## Cfu
module Cfu (
    input               cmd_valid,
    output              cmd_ready,
    input      [9:0]    cmd_payload_function_id,
    input      [31:0]   cmd_payload_inputs_0,
    input      [31:0]   cmd_payload_inputs_1,
    output reg          rsp_valid,
    input               rsp_ready,
    output reg [31:0]   rsp_payload_outputs_0,
    input               reset,
    input               clk
);
    wire signed [15:0] prod_0, prod_1, prod_2, prod_3;
    assign prod_0 = ($signed(cmd_payload_inputs_0[7:0])) * $signed(cmd_payload_inputs_1[7:0]);
    assign prod_1 = ($signed(cmd_payload_inputs_0[15:8])) * $signed(cmd_payload_inputs_1[15:8]);
    assign prod_2 = ($signed(cmd_payload_inputs_0[23:16])) * $signed(cmd_payload_inputs_1[23:16]);
    assign prod_3 = ($signed(cmd_payload_inputs_0[31:24])) * $signed(cmd_payload_inputs_1[31:24]);
    wire signed [31:0] sum_prods;
    assign sum_prods = prod_0 + prod_1 + prod_2 + prod_3;
    assign cmd_ready = ~rsp_valid;   
    always @(posedge clk) begin
        if (reset) begin
            rsp_payload_outputs_0 <= 32'b0;
            rsp_valid <= 1'b0;
        end else if (rsp_valid) begin
                rsp_valid <= ~rsp_ready;
            end else if (cmd_valid) begin
                    rsp_valid <= 1'b1;
                    rsp_payload_outputs_0 <= |cmd_payload_function_id[9:3]
                        ? 32'b0
                        : rsp_payload_outputs_0 + sum_prods;
                end
            end
endmodule
For scale: ~33 flip-flops, about 110 I/O pins.
clock: 5.45 ns
lec_check: 0
cap_margin: 20
core_margin: 2
core_utilization: 72
cts_cluster_diameter: 388
place_density: 0.36
slew_margin: 20
run.sh (not shown) runs the stock make flow with config.mk's settings and CLKGATE_MAP_FILE=.
The starting point never finished: it broke off in global routing (5_1_grt).
Edit:
--- a/flow/config.mk
+++ b/flow/config.mk
@@ -10,3 +10 @@
-export CORE_UTILIZATION = 72
-export CTS_CLUSTER_DIAMETER = 388
-export PLACE_DENSITY = 0.36
+export CORE_UTILIZATION = 40
==> flow/constraint.sdc (replaced) <==
create_clock -name core_clock -period 12.0 [get_ports {clk}]
set_input_delay 2.4000 -clock core_clock [delete_from_list [all_inputs] [get_ports {clk}]]
set_output_delay 2.4000 -clock core_clock [all_outputs]
set_load 0.01 [all_outputs]
The changed run ran to the end with no violations. Die area increases by 77%. Synthesized cell count does not change. Synthesized area is unchanged.
Edit:
--- a/flow/config.mk
+++ b/flow/config.mk
@@ -10 +10,4 @@
-export CORE_UTILIZATION = 40
+export CORE_UTILIZATION = 38
+export CTS_CLUSTER_DIAMETER = 292
+export CTS_CLUSTER_SIZE = 99
+export PLACE_DENSITY = 0.56
After rerunning:
- The new run produced a clean layout
- utilization is lower by 1.7 points
- register-to-register slack gets worse by 60 ps
- via count decreases by 0.67%
- wire length grows by 0.39%
Edit:
--- a/flow/config.mk
+++ b/flow/config.mk
@@ -8,0 +9 @@
+export CORE_ASPECT_RATIO = 0.5
@@ -10,4 +11,2 @@
-export CORE_UTILIZATION = 38
-export CTS_CLUSTER_DIAMETER = 292
-export CTS_CLUSTER_SIZE = 99
-export PLACE_DENSITY = 0.56
+export CORE_UTILIZATION = 65
+export PLACE_DENSITY_LB_ADDON = 0.29
After rerunning:
- clock skew went down by 5.2 ps
- design area went down by about 1.8%
- routed wire length went up by about 0.8%
- worst hold slack loses 7.7 ps
- via count went up by 3.3%
Edit:
--- a/flow/config.mk
+++ b/flow/config.mk
@@ -8 +8 @@
-export CAP_MARGIN = 20
+export CAP_MARGIN = 0
@@ -11,2 +11,5 @@
-export CORE_UTILIZATION = 65
-export PLACE_DENSITY_LB_ADDON = 0.29
+export CORE_UTILIZATION = 68
+export CTS_CLUSTER_DIAMETER = 292
+export CTS_CLUSTER_SIZE = 99
+export PLACE_DENSITY_LB_ADDON = 0.3
+export SETUP_SLACK_MARGIN = -0.58
Outcome:
- wire length came out higher by 2.3%
- worst hold slack improved by 8.3 ps
- worst setup slack gets worse by 64 ps

---

Cfu again, from the RTL that the note above started with.
## Cfu
module Cfu (
    input               cmd_valid,
    output              cmd_ready,
    input      [9:0]    cmd_payload_function_id,
    input      [31:0]   cmd_payload_inputs_0,
    input      [31:0]   cmd_payload_inputs_1,
    output reg          rsp_valid,
    input               rsp_ready,
    output reg [31:0]   rsp_payload_outputs_0,
    input               reset,
    input               clk
);
Settings: LEC_CHECK=0, CAP_MARGIN=20, CORE_MARGIN=2, CORE_UTILIZATION=72, CTS_CLUSTER_DIAMETER=388, CTS_CLUSTER_SIZE=10, HOLD_SLACK_MARGIN=0.3, PLACE_DENSITY=0.36, SLEW_MARGIN=20; clock period 5.45 ns.
The starting point ended with an error in global routing.
Next try:
- CORE_UTILIZATION: 72 -> 59
- CTS_CLUSTER_DIAMETER: 388 -> not set
- CTS_CLUSTER_SIZE: 10 -> not set
- HOLD_SLACK_MARGIN: 0.3 -> not set
- PLACE_DENSITY: 0.36 -> not set
- clock period: 5.45 -> 9.78 ns (I/O delays scaled with it)
What happened: This time the run finished with setup timing left. Area after synthesis does not change. Synthesized cell count stays the same. Die area rose by 21%.
Next try:
- CORE_UTILIZATION: 59 -> 72
- CTS_CLUSTER_SIZE: not set -> 13
- PLACE_DENSITY_LB_ADDON: not set -> 0.25
- clock period: 9.78 -> 9.19 ns (I/O delays scaled with it)
Outcome: This time the run aborted during global routing; synthesized cell count is unchanged; die area went down by about a fifth; synthesized area does not change.

---

Setup of run 1:
The RTL this note starts from:
==> flow/design.v <==
module Cfu (
    input               cmd_valid,
    output              cmd_ready,
    input      [9:0]    cmd_payload_function_id,
    input      [31:0]   cmd_payload_inputs_0,
    input      [31:0]   cmd_payload_inputs_1,
    output reg          rsp_valid,
    input               rsp_ready,
    output reg [31:0]   rsp_payload_outputs_0,
    input               reset,
    input               clk
);
    wire signed [15:0] prod_0, prod_1, prod_2, prod_3;
    assign prod_0 = ($signed(cmd_payload_inputs_0[7:0])) * $signed(cmd_payload_inputs_1[7:0]);
    assign prod_1 = ($signed(cmd_payload_inputs_0[15:8])) * $signed(cmd_payload_inputs_1[15:8]);
    assign prod_2 = ($signed(cmd_payload_inputs_0[23:16])) * $signed(cmd_payload_inputs_1[23:16]);
    assign prod_3 = ($signed(cmd_payload_inputs_0[31:24])) * $signed(cmd_payload_inputs_1[31:24]);
    wire signed [31:0] sum_prods;
    assign sum_prods = prod_0 + prod_1 + prod_2 + prod_3;
    assign cmd_ready = ~rsp_valid;   
    always @(posedge clk) begin
        if (reset) begin
            rsp_payload_outputs_0 <= 32'b0;
            rsp_valid <= 1'b0;
        end else if (rsp_valid) begin
                rsp_valid <= ~rsp_ready;
            end else if (cmd_valid) begin
                    rsp_valid <= 1'b1;
                    rsp_payload_outputs_0 <= |cmd_payload_function_id[9:3]
                        ? 32'b0
                        : rsp_payload_outputs_0 + sum_prods;
                end
            end
endmodule
export LEC_CHECK = 0
export CAP_MARGIN = 20
export CORE_MARGIN = 2
export CORE_UTILIZATION = 63
export SLEW_MARGIN = 20
create_clock -name core_clock -period 9.19 [get_ports {clk}]
STATUS run=run 1 STAGES=ALL_DONE FINAL_CHECKS=FAILED CAUSE=setup timing
What run 2 does differently from run 1 at the input level:
-- flow/config.mk --
<<< run 1, line 9
export CORE_MARGIN = 2
export CORE_UTILIZATION = 63
export SLEW_MARGIN = 20
>>> run 2, line 9
export CORE_MARGIN = 2
export CORE_UTILIZATION = 41
export SLEW_MARGIN = 20
==> flow/constraint.sdc <==
create_clock -name core_clock -period 11.6 [get_ports {clk}]
set_input_delay 2.3200 -clock core_clock [delete_from_list [all_inputs] [get_ports {clk}]]
set_output_delay 2.3200 -clock core_clock [all_outputs]
set_load 0.01 [all_outputs]
Findings:
- Run 2: full flow OK, the timing, DRC and antenna checks passed
- Run 2 vs run 1 on minimum setup slack among reg-to-reg paths: run 2 is the higher one.
- Sort run 2 and run 1 by total placed instance area desc -> top: run 1
- met2 routing resource usage after global routing ended up 20 points lower on run 2 than on run 1.
- Final cell area excluding filler cells delta (run 2 − run 1): favourable
- Run 2 ended up with a higher sequential share of layout area than run 1 did.
- Reported for run 2 and run 1, area occupied by registers turned out identical to the last digit.
- In the tables for run 2 and run 1, via count reads higher with run 1.
What run 3 does differently from run 2 at the input level:
-- flow/config.mk --
<<< run 2, line 9
export CORE_MARGIN = 2
export CORE_UTILIZATION = 41
export SLEW_MARGIN = 20
>>> run 3, line 9
export CORE_MARGIN = 2
export CORE_UTILIZATION = 66
export CTS_CLUSTER_DIAMETER = 27
export SLEW_MARGIN = 20
==> flow/constraint.sdc <==
create_clock -name core_clock -period 9.86 [get_ports {clk}]
set_input_delay 1.9720 -clock core_clock [delete_from_list [all_inputs] [get_ports {clk}]]
set_output_delay 1.9720 -clock core_clock [all_outputs]
set_load 0.01 [all_outputs]
[summary]
- Status for run 3 and run 2: clean finish in run 2 only
- Run 3: flow complete, layout not clean; failing: setup timing
- Of run 3 and run 2, the run reporting the lower count of clock-buffer cells in the layout was run 3.
- Delta (run 3 minus run 2): wire length of the first global-routing pass has increased, worst hold slack did not really move.
Changes in run 4 relative to run 3:
-- flow/config.mk --
<<< run 3, line 9
export CORE_MARGIN = 2
export CORE_UTILIZATION = 66
export CTS_CLUSTER_DIAMETER = 27
export SLEW_MARGIN = 20
>>> run 4, line 9
export CORE_MARGIN = 2
export CORE_UTILIZATION = 68
export CTS_CLUSTER_SIZE = 31
export SLEW_MARGIN = 20
==> flow/constraint.sdc <==
create_clock -name core_clock -period 8.64 [get_ports {clk}]
set_input_delay 1.7280 -clock core_clock [delete_from_list [all_inputs] [get_ports {clk}]]
set_output_delay 1.7280 -clock core_clock [all_outputs]
set_load 0.01 [all_outputs]
### Flow results
Relative to run 3, the via count measured on run 4 has increased by a few percent. Comparing run 3 and run 4, the lower final worst-path setup slack was measured on run 4. Reported for run 3 and run 4, synthesized-area fraction occupied by ao, oa, aoi and oai cells turned out identical to the last digit. Run 4: complete, dirty (setup timing).
Modified inputs, run 5 compared to run 4
-- flow/config.mk --
<<< run 4, line 9
export CORE_MARGIN = 2
export CORE_UTILIZATION = 68
export CTS_CLUSTER_SIZE = 31
export SLEW_MARGIN = 20
>>> run 5, line 9
export CORE_MARGIN = 2
export CORE_UTILIZATION = 42
export MAX_ROUTING_LAYER = met4
export SLEW_MARGIN = 20
==> flow/constraint.sdc <==
create_clock -name core_clock -period 12.0 [get_ports {clk}]
set_input_delay 2.4000 -clock core_clock [delete_from_list [all_inputs] [get_ports {clk}]]
set_output_delay 2.4000 -clock core_clock [all_outputs]
set_load 0.01 [all_outputs]
Notes after the runs:
Among run 5 and run 4, a clean, completed layout was produced by run 5 alone.
The flow completed for run 4, but it is not clean: the layout still shows setup timing.
Worst slack on hold paths: lower on run 5
Note that the number of placement rows recorded for run 5 amounts to 1.3 times the value seen in run 4.
[compare] base=run 4 new=run 5: design area shrank by about 14%, final non-filler cell total shrank by 65.
[inputs] run 6 vs run 5
-- flow/config.mk --
<<< run 5, line 7
export LEC_CHECK = 0
export CAP_MARGIN = 20
export CORE_MARGIN = 2
export CORE_UTILIZATION = 42
export MAX_ROUTING_LAYER = met4
export SLEW_MARGIN = 20
>>> run 6, line 7
export LEC_CHECK = 0
export ABC_AREA = 1
export CAP_MARGIN = 20
export CELL_PAD_IN_SITES_DETAIL_PLACEMENT = 2
export CORE_MARGIN = 2
export CORE_UTILIZATION = 44
export MAX_ROUTING_LAYER = met5
export SETUP_SLACK_MARGIN = -0.59
export SLEW_MARGIN = 20
export TNS_END_PERCENT = 85
Results
Finished, but not clean: run 6, with setup timing.
Run 6: worst hold slack 0.021 ns above run 5
Final estimated routing congestion in global placement in run 6 is about 1.8% higher than in run 5
Slowest stage cell on the critical path: sky130_fd_sc_hd__fa_2 -> run 6, sky130_fd_sc_hd__clkdlybuf4s50_1 -> run 5
Count of non-CTS inverters in the layout in run 6 is about 56% higher than in run 5
Post-route core utilization: run 6 vs run 5 up 1.4 points
Where total die size is concerned, run 5 is better than run 6.
Against run 5, yosys synthesis chip area in run 6 rose by a little under 10%.
